==> build 29: inputs <==
==> flow/design.v (excerpt) <==
module apb_top #(parameter ADDRESS=8, parameter DATA =8, parameter LOCATION=64)(
input PCLK,PRESETn,transfer,READ_WRITE,
input [ADDRESS-1:0] apb_write_paddr,apb_read_paddr,
input [DATA-1:0] apb_write_data,
output [DATA-1:0] apb_read_data_out);
clock: 2.52 ns
lec_check: 0
abc_area: 1
cap_margin: 20
core_margin: 2
core_utilization: 70
cts_cluster_size: 100
hold_slack_margin: 0.24
place_density: 0.35
setup_slack_margin: 0.42
slew_margin: 20
tns_end_percent: 95
run.sh (not shown) runs the stock make flow with config.mk's settings and CLKGATE_MAP_FILE=.
==> trial 10 (differences from build 29) <==
--- a/flow/config.mk
+++ b/flow/config.mk
@@ -8,10 +8,10 @@
 export ABC_AREA = 1
 export CAP_MARGIN = 20
 export CORE_MARGIN = 2
-export CORE_UTILIZATION = 70
-export CTS_CLUSTER_SIZE = 100
+export CORE_UTILIZATION = 72
+export CTS_CLUSTER_SIZE = 40
 export HOLD_SLACK_MARGIN = 0.24
-export PLACE_DENSITY = 0.35
-export SETUP_SLACK_MARGIN = 0.42
+export PLACE_DENSITY_LB_ADDON = 0.05
+export SETUP_SLACK_MARGIN = 0.74
 export SLEW_MARGIN = 20
 export TNS_END_PERCENT = 95
==> trial 71 (differences from build 29) <==
==> flow/config.mk (replaced) <==
export PLATFORM = sky130hd
export DESIGN_NAME = apb_top
export DESIGN_NICKNAME = apb_top
export VERILOG_FILES = /design/flow/design.v
export SDC_FILE = /design/flow/constraint.sdc
export NUM_CORES = 4
export LEC_CHECK = 0
export CAP_MARGIN = 20
export CORE_MARGIN = 2
export CORE_UTILIZATION = 40
export PLACE_DENSITY = 0.6
export SLEW_MARGIN = 20
==> flow/constraint.sdc (replaced) <==
create_clock -name core_clock -period 4.5 [get_ports {PCLK}]
set_input_delay 0.9000 -clock core_clock [delete_from_list [all_inputs] [get_ports {PCLK}]]
set_output_delay 0.9000 -clock core_clock [all_outputs]
set_load 0.01 [all_outputs]
==> notes <==
Trial 10 did not get past global routing, error ODB-0269. Build 29 ran to the end with no violations. Trial 71 finished with timing, DRC and antenna clean.
Of build 29 and trial 71, trial 71 has the higher clock-buffer cell count (gap 1).
Of trial 71 and build 29, trial 71 has the higher clock skew (gap 0.013 ns).
Against trial 71, the power of build 29 is larger by 84%.
Between build 29 and trial 71, the lower non-clock buffer count is in trial 71 (gap 86).
Between trial 71 and trial 10, the lower synthesized area is in trial 71 (gap 7.7%, measured against trial 10).
Critical path depth: trial 71 is lower than build 29 (7).
In sequential cell count, build 29 and trial 71 do not differ.
Die size: trial 71 > build 29 > trial 10.
Worst setup slack: trial 71 is better than build 29 (0.27 ns).
In trial 71 the synthesized cell count is lower than in trial 10, by 20%.
First-iteration DRC count: build 29 is higher than trial 71 (8.1%).


==> inputs of trial 88 <==
apb_top again, from the RTL that the note above started with.
## apb_top
module apb_top #(parameter ADDRESS=8, parameter DATA =8, parameter LOCATION=64)(
input PCLK,PRESETn,transfer,READ_WRITE,
input [ADDRESS-1:0] apb_write_paddr,apb_read_paddr,
input [DATA-1:0] apb_write_data,
output [DATA-1:0] apb_read_data_out);
Settings: LEC_CHECK=0, CAP_MARGIN=20, CORE_MARGIN=2, CORE_UTILIZATION=72, CTS_CLUSTER_SIZE=27, HOLD_SLACK_MARGIN=-0.08, SETUP_SLACK_MARGIN=-0.09, SLEW_MARGIN=20, TNS_END_PERCENT=35; clock period 1.67 ns.
==> inputs of trial 20, as changes to trial 88 <==
Settings changed: CORE_UTILIZATION 72 to 42, CTS_CLUSTER_SIZE 27 to unset, HOLD_SLACK_MARGIN -0.08 to unset, PLACE_DENSITY set to 0.6, SETUP_SLACK_MARGIN -0.09 to unset, TNS_END_PERCENT 35 to unset.
==> flow/constraint.sdc (replaced) <==
create_clock -name core_clock -period 4.5 [get_ports {PCLK}]
set_input_delay 0.9000 -clock core_clock [delete_from_list [all_inputs] [get_ports {PCLK}]]
set_output_delay 0.9000 -clock core_clock [all_outputs]
set_load 0.01 [all_outputs]
==> inputs of trial 45, as changes to trial 88 <==
Settings changed: ABC_AREA set to 1, CORE_UTILIZATION 72 to 68, CTS_CLUSTER_SIZE 27 to unset, HOLD_SLACK_MARGIN -0.08 to unset, PLACE_DENSITY set to 0.6, SETUP_SLACK_MARGIN -0.09 to unset, TNS_END_PERCENT 35 to unset.
==> flow/constraint.sdc (replaced) <==
create_clock -name core_clock -period 2.5 [get_ports {PCLK}]
set_input_delay 0.5000 -clock core_clock [delete_from_list [all_inputs] [get_ports {PCLK}]]
set_output_delay 0.5000 -clock core_clock [all_outputs]
set_load 0.01 [all_outputs]
==> comparison table <==
metric                                                                                             trial 20              trial 88                                 trial 45
Total GRT Usage                                                                                       0.399                     -                                    0.404
Logic area                                                                                       9050 sq um                     -                             10,300 sq um
Capturing element of the worst setup path                           master.apb_read_data_out[6]$_DFFE_PN0P_                     -  master.apb_read_data_out[3]$_DFFE_PN0P_
Path category of the worst min-delay check                                       primary input to async pin                     -               primary input to async pin
Nets@finish                                                                                           2,535                     -                                    3,162
Post-synthesis share of cell area spent on and-or and or-and gates                                    0.230                 0.230                                   0.0842
Layout multi-input combinational cell count                                                           1,685                     -                                    2,120
Fraction of synthesized cell area taken by the top area cell type                                     0.571                 0.571                                    0.527
Number of buffers and inverters on the critical path                                                      5                     -                                        6
Outcome                                                                             complete, no violations        did not finish                  complete, no violations
Stage where the flow stopped                                                                              -  clock tree synthesis                                        -
Number of non-clock buffers in the layout                                                               238                     -                                      277
Wire length after detailed routing                                                               112,000 um                     -                                75,600 um
Instance count after placement with tap cells included                                                3,144                 3,066                                    3,539
Crit Path Class                                                                   primary input to register                     -                primary input to register
Most used routing layer                                                                                met2                     -                                     met2
Post-CTS Setup Repair Bufs                                                                                0                     -                                        0
Die Footprint                                                                                  56,400 sq um          33,300 sq um                             38,100 sq um
Cell class ranked first by area                                                            sequential cells                     -                         sequential cells
Clock power frac                                                                                      0.489                     -                                    0.457
Pre-CTS setup slack                                                                                  229 ps              -1880 ps                                  -760 ps
Internal power consumption                                                                          7770 uW                     -                                13,600 uW
CP required                                                                                         5010 ps                     -                                  2990 ps
Max Buffers Root-to-Sink                                                                                  3                     -                                        3
Power group with the largest share                                                                    clock                     -                                registers


==> inputs of v29 <==
==> flow/design.v <==
module master_apb #(parameter ADDR_WIDTH=8, parameter DATA_WIDTH =8, parameter STATE=2 )(
input PCLK,
input PRESETn,
input [ADDR_WIDTH-1:0] apb_write_paddr,
input [DATA_WIDTH-1:0] apb_write_data,
input [ADDR_WIDTH-1:0] apb_read_paddr,
input READ_WRITE,
input PREADY,
input transfer,
input [DATA_WIDTH-1:0] PRDATA,
output PWRITE,
output reg PSEL,
output reg PENABLE,
output [ADDR_WIDTH-1:0] PADDR,
output reg[DATA_WIDTH-1:0] PWDATA,
output reg [DATA_WIDTH-1:0] apb_read_data_out
);
parameter IDLE=2'b00;
parameter SETUP=2'b01;
parameter ACCESS=2'b11;
reg [STATE-1:0] current_state,next_state;
wire [DATA_WIDTH-1:0] temp_read;
always @(posedge PCLK or negedge PRESETn)
begin
if(!PRESETn)
current_state<=IDLE;
else
current_state<=next_state;
end
always @(*)
begin
case (current_state)
IDLE: 
begin
if(transfer==1'b1)
next_state=SETUP;
else
next_state=IDLE;
end
SETUP:
begin
next_state=ACCESS;
end
ACCESS:
begin
if(PREADY==1'b1&&transfer==1'b1)
next_state=SETUP;
else if(PREADY==1'b1&&transfer==1'b0)
next_state=IDLE;
else
next_state=ACCESS;
end
default:
next_state=IDLE;
endcase
end
always@(*)
begin
PWDATA='b0;
case(current_state)
IDLE:
begin
PSEL=1'b0;
PENABLE=1'b0;
end
SETUP:
begin
PSEL=1'b1;
PENABLE=1'b0;
PWDATA=apb_write_data;
end
ACCESS:
begin
PSEL=1'b1;
PENABLE=1'b1;
PWDATA=apb_write_data;
end
default:
begin
PSEL=1'b0;
PENABLE=1'b0;
end
endcase
end
always @(posedge PCLK or negedge PRESETn)
begin
if(!PRESETn)
apb_read_data_out<='b0;
else if (current_state==ACCESS && PWRITE==1'b0)
apb_read_data_out<=PRDATA;
end
assign PWRITE=READ_WRITE;
assign PADDR= READ_WRITE?apb_write_paddr:apb_read_paddr;
endmodule
module RAM_slave #(parameter ADDRESS=8, parameter DATA=8, parameter LOCATION=64, parameter STATES=3)(
input PWRITE,PCLK,PRESETn,
input PSEL1,
input PENABLE,
input [ADDRESS-1:0] paddr,
input [DATA-1:0] pwdata,
output reg [DATA-1:0] prdata,
output reg PREADY
);
parameter IDLE=2'b00;
parameter TRANSFER=2'b01;
parameter WRITE=2'b11;
parameter READ=2'b10;
localparam AW=$clog2(LOCATION);
reg [STATES-1:0] current_state,next_state;
reg [DATA-1:0] memory [0:LOCATION-1];
integer i;
always @(posedge PCLK or negedge PRESETn )
begin
if(!PRESETn)
current_state<=IDLE;
else
current_state<=next_state;
end
always @(*)
begin
case (current_state)
IDLE: 
if(PSEL1==1'b1)
next_state=TRANSFER;
else 
next_state=IDLE;
TRANSFER:
next_state=IDLE;
default:
next_state=IDLE;
endcase
end
always @(*)
if(!PRESETn)
begin
prdata='b0;
PREADY=1'b0;
end
else
begin
    case(current_state)
    IDLE:
    begin
        prdata='b0;
        PREADY=1'b0;
    end
    TRANSFER:
    begin
        PREADY=1'b1;
	if(PWRITE==1'b0)
	if(paddr<LOCATION)
	prdata=memory[paddr[AW-1:0]];
	else
	prdata='b0;	
        else
	 prdata='b0;
    end
default:
begin
prdata='b0;
        PREADY=1'b0;
end
    endcase
end
always @(posedge PCLK or negedge PRESETn)
begin
if(!PRESETn)
begin
    for(i=0;i<LOCATION;i=i+1)
    memory[i]<='b0;
end
else if(current_state==TRANSFER&&PWRITE==1'b1&&paddr<LOCATION)
memory[paddr[AW-1:0]]<=pwdata;
end
endmodule
module apb_top #(parameter ADDRESS=8, parameter DATA =8, parameter LOCATION=64)(
input PCLK,PRESETn,transfer,READ_WRITE,
input [ADDRESS-1:0] apb_write_paddr,apb_read_paddr,
input [DATA-1:0] apb_write_data,
output [DATA-1:0] apb_read_data_out);
wire PWRITE;
wire PREADY;
wire PSEL1;
wire PENABLE;
wire [ADDRESS-1:0] paddr;
wire [DATA-1:0] pwdata,prdata;
master_apb #(.ADDR_WIDTH(ADDRESS),.DATA_WIDTH(DATA)) master(
.PCLK(PCLK),
.PRESETn(PRESETn),
.apb_write_paddr(apb_write_paddr),
.apb_write_data(apb_write_data),
.apb_read_paddr(apb_read_paddr),
.READ_WRITE(READ_WRITE),
.PREADY(PREADY),
.transfer(transfer),
.PRDATA(prdata),
.PWRITE(PWRITE),
.PSEL(PSEL1),
.PENABLE(PENABLE),
.PADDR(paddr),
.PWDATA(pwdata),
.apb_read_data_out(apb_read_data_out));
RAM_slave #(.ADDRESS(ADDRESS),.DATA(DATA), .LOCATION(LOCATION)) slave_dut (
.PWRITE(PWRITE),
.PCLK(PCLK),
.PRESETn(PRESETn),
.PSEL1(PSEL1),
.PENABLE(PENABLE),
.paddr(paddr),
.pwdata(pwdata),
.prdata(prdata),
.PREADY(PREADY)
);
endmodule
==> flow/run.sh <==
#!/bin/bash
# the make line also repeats each setting of config.mk as NAME=value (left out here)
make -C /OpenROAD-flow-scripts/flow DESIGN_CONFIG=/design/flow/config.mk WORK_HOME=/design/flow/orfs CLKGATE_MAP_FILE= finish
==> flow/config.mk <==
export PLATFORM = sky130hd
export DESIGN_NAME = apb_top
export DESIGN_NICKNAME = apb_top
export VERILOG_FILES = /design/flow/design.v
export SDC_FILE = /design/flow/constraint.sdc
export NUM_CORES = 4
export LEC_CHECK = 0
export CAP_MARGIN = 40
export CORE_MARGIN = 2
export CORE_UTILIZATION = 72
export CTS_CLUSTER_DIAMETER = 36
export CTS_CLUSTER_SIZE = 27
export HOLD_SLACK_MARGIN = 0.24
export SETUP_SLACK_MARGIN = 0.22
export SLEW_MARGIN = 20
export TNS_END_PERCENT = 35
==> flow/constraint.sdc <==
create_clock -name core_clock -period 1.78 [get_ports {PCLK}]
set_input_delay 0.3560 -clock core_clock [delete_from_list [all_inputs] [get_ports {PCLK}]]
set_output_delay 0.3560 -clock core_clock [all_outputs]
set_load 0.01 [all_outputs]
==> v6 (differences from v29) <==
==> flow/config.mk (replaced) <==
export PLATFORM = sky130hd
export DESIGN_NAME = apb_top
export DESIGN_NICKNAME = apb_top
export VERILOG_FILES = /design/flow/design.v
export SDC_FILE = /design/flow/constraint.sdc
export NUM_CORES = 4
export LEC_CHECK = 0
export CAP_MARGIN = 20
export CELL_PAD_IN_SITES_GLOBAL_PLACEMENT = 3
export CORE_ASPECT_RATIO = 1.09
export CORE_MARGIN = 2
export CORE_UTILIZATION = 44
export CTS_CLUSTER_SIZE = 27
export GPL_ROUTABILITY_DRIVEN = 0
export GPL_TIMING_DRIVEN = 0
export HOLD_SLACK_MARGIN = 0.24
export SLEW_MARGIN = 30
export TNS_END_PERCENT = 35
==> flow/constraint.sdc (replaced) <==
create_clock -name core_clock -period 5.65 [get_ports {PCLK}]
set_input_delay 1.1300 -clock core_clock [delete_from_list [all_inputs] [get_ports {PCLK}]]
set_output_delay 1.1300 -clock core_clock [all_outputs]
set_load 0.01 [all_outputs]
==> v11 (differences from v29) <==
==> flow/config.mk (replaced) <==
export PLATFORM = sky130hd
export DESIGN_NAME = apb_top
export DESIGN_NICKNAME = apb_top
export VERILOG_FILES = /design/flow/design.v
export SDC_FILE = /design/flow/constraint.sdc
export NUM_CORES = 4
export LEC_CHECK = 0
export CAP_MARGIN = 20
export CORE_MARGIN = 2
export CORE_UTILIZATION = 64
export SLEW_MARGIN = 20
==> flow/constraint.sdc (replaced) <==
create_clock -name core_clock -period 2.5 [get_ports {PCLK}]
set_input_delay 0.5000 -clock core_clock [delete_from_list [all_inputs] [get_ports {PCLK}]]
set_output_delay 0.5000 -clock core_clock [all_outputs]
set_load 0.01 [all_outputs]
==> v18 (differences from v29) <==
==> flow/config.mk (replaced) <==
export PLATFORM = sky130hd
export DESIGN_NAME = apb_top
export DESIGN_NICKNAME = apb_top
export VERILOG_FILES = /design/flow/design.v
export SDC_FILE = /design/flow/constraint.sdc
export NUM_CORES = 4
export LEC_CHECK = 0
export ABC_AREA = 0
export CAP_MARGIN = 20
export CORE_MARGIN = 2
export CORE_UTILIZATION = 72
export CTS_CLUSTER_DIAMETER = 233
export CTS_CLUSTER_SIZE = 27
export HOLD_SLACK_MARGIN = 0.24
export PLACE_DENSITY = 0.35
export SETUP_SLACK_MARGIN = 0.72
export SLEW_MARGIN = 20
export TNS_END_PERCENT = 100
==> flow/constraint.sdc (replaced) <==
create_clock -name core_clock -period 2.5 [get_ports {PCLK}]
set_input_delay 0.5000 -clock core_clock [delete_from_list [all_inputs] [get_ports {PCLK}]]
set_output_delay 0.5000 -clock core_clock [all_outputs]
set_load 0.01 [all_outputs]
==> results <==
| item | v29 | v18 | v11 | v6 |
|---|---|---|---|---|
| Die y size | 182 um | 182 um | 193 um | 242 um |
| Post-layout instance count excluding filler cells | - | - | 3273 | 3213 |
| Number of rows created at floorplan | 65 | 65 | 69 | 87 |
| Postcts setup bufs | - | 67 | 4 | 0 |
| Type of the most critical hold path | - | - | reg -> reg | in -> async |
| Non-Filler Cell Area, Final | - | - | 29800 um2 | 26400 um2 |
| Tot Pwr | - | - | 18.2 mW | 8.13 mW |
| Placed inst area | 27100 um2 | 27200 um2 | 27400 um2 | 24400 um2 |
| Final Core Density | - | - | 84.2% | 51.1% |
| Slew HR | - | - | 46.4% | 17.8% |
| Clk network pwr share | - | - | 46.6% | 48.5% |
| Buf+Inv Stages, Crit Path | - | - | 4 | 5 |
| Outcome | aborted with a tool error | aborted with a tool error | finished with violations | no timing/DRC/antenna violations |
| Last stage reached | clock tree synthesis | global routing | - | - |
| Violated checks | - | - | setup timing | - |
| Capturing element type of the critical path | - | - | flop | flop |
| Number of nets still failing antenna checks after routing | - | - | 0 | 0 |
Power figures rest on the tool's default switching activity, not on a simulated workload.
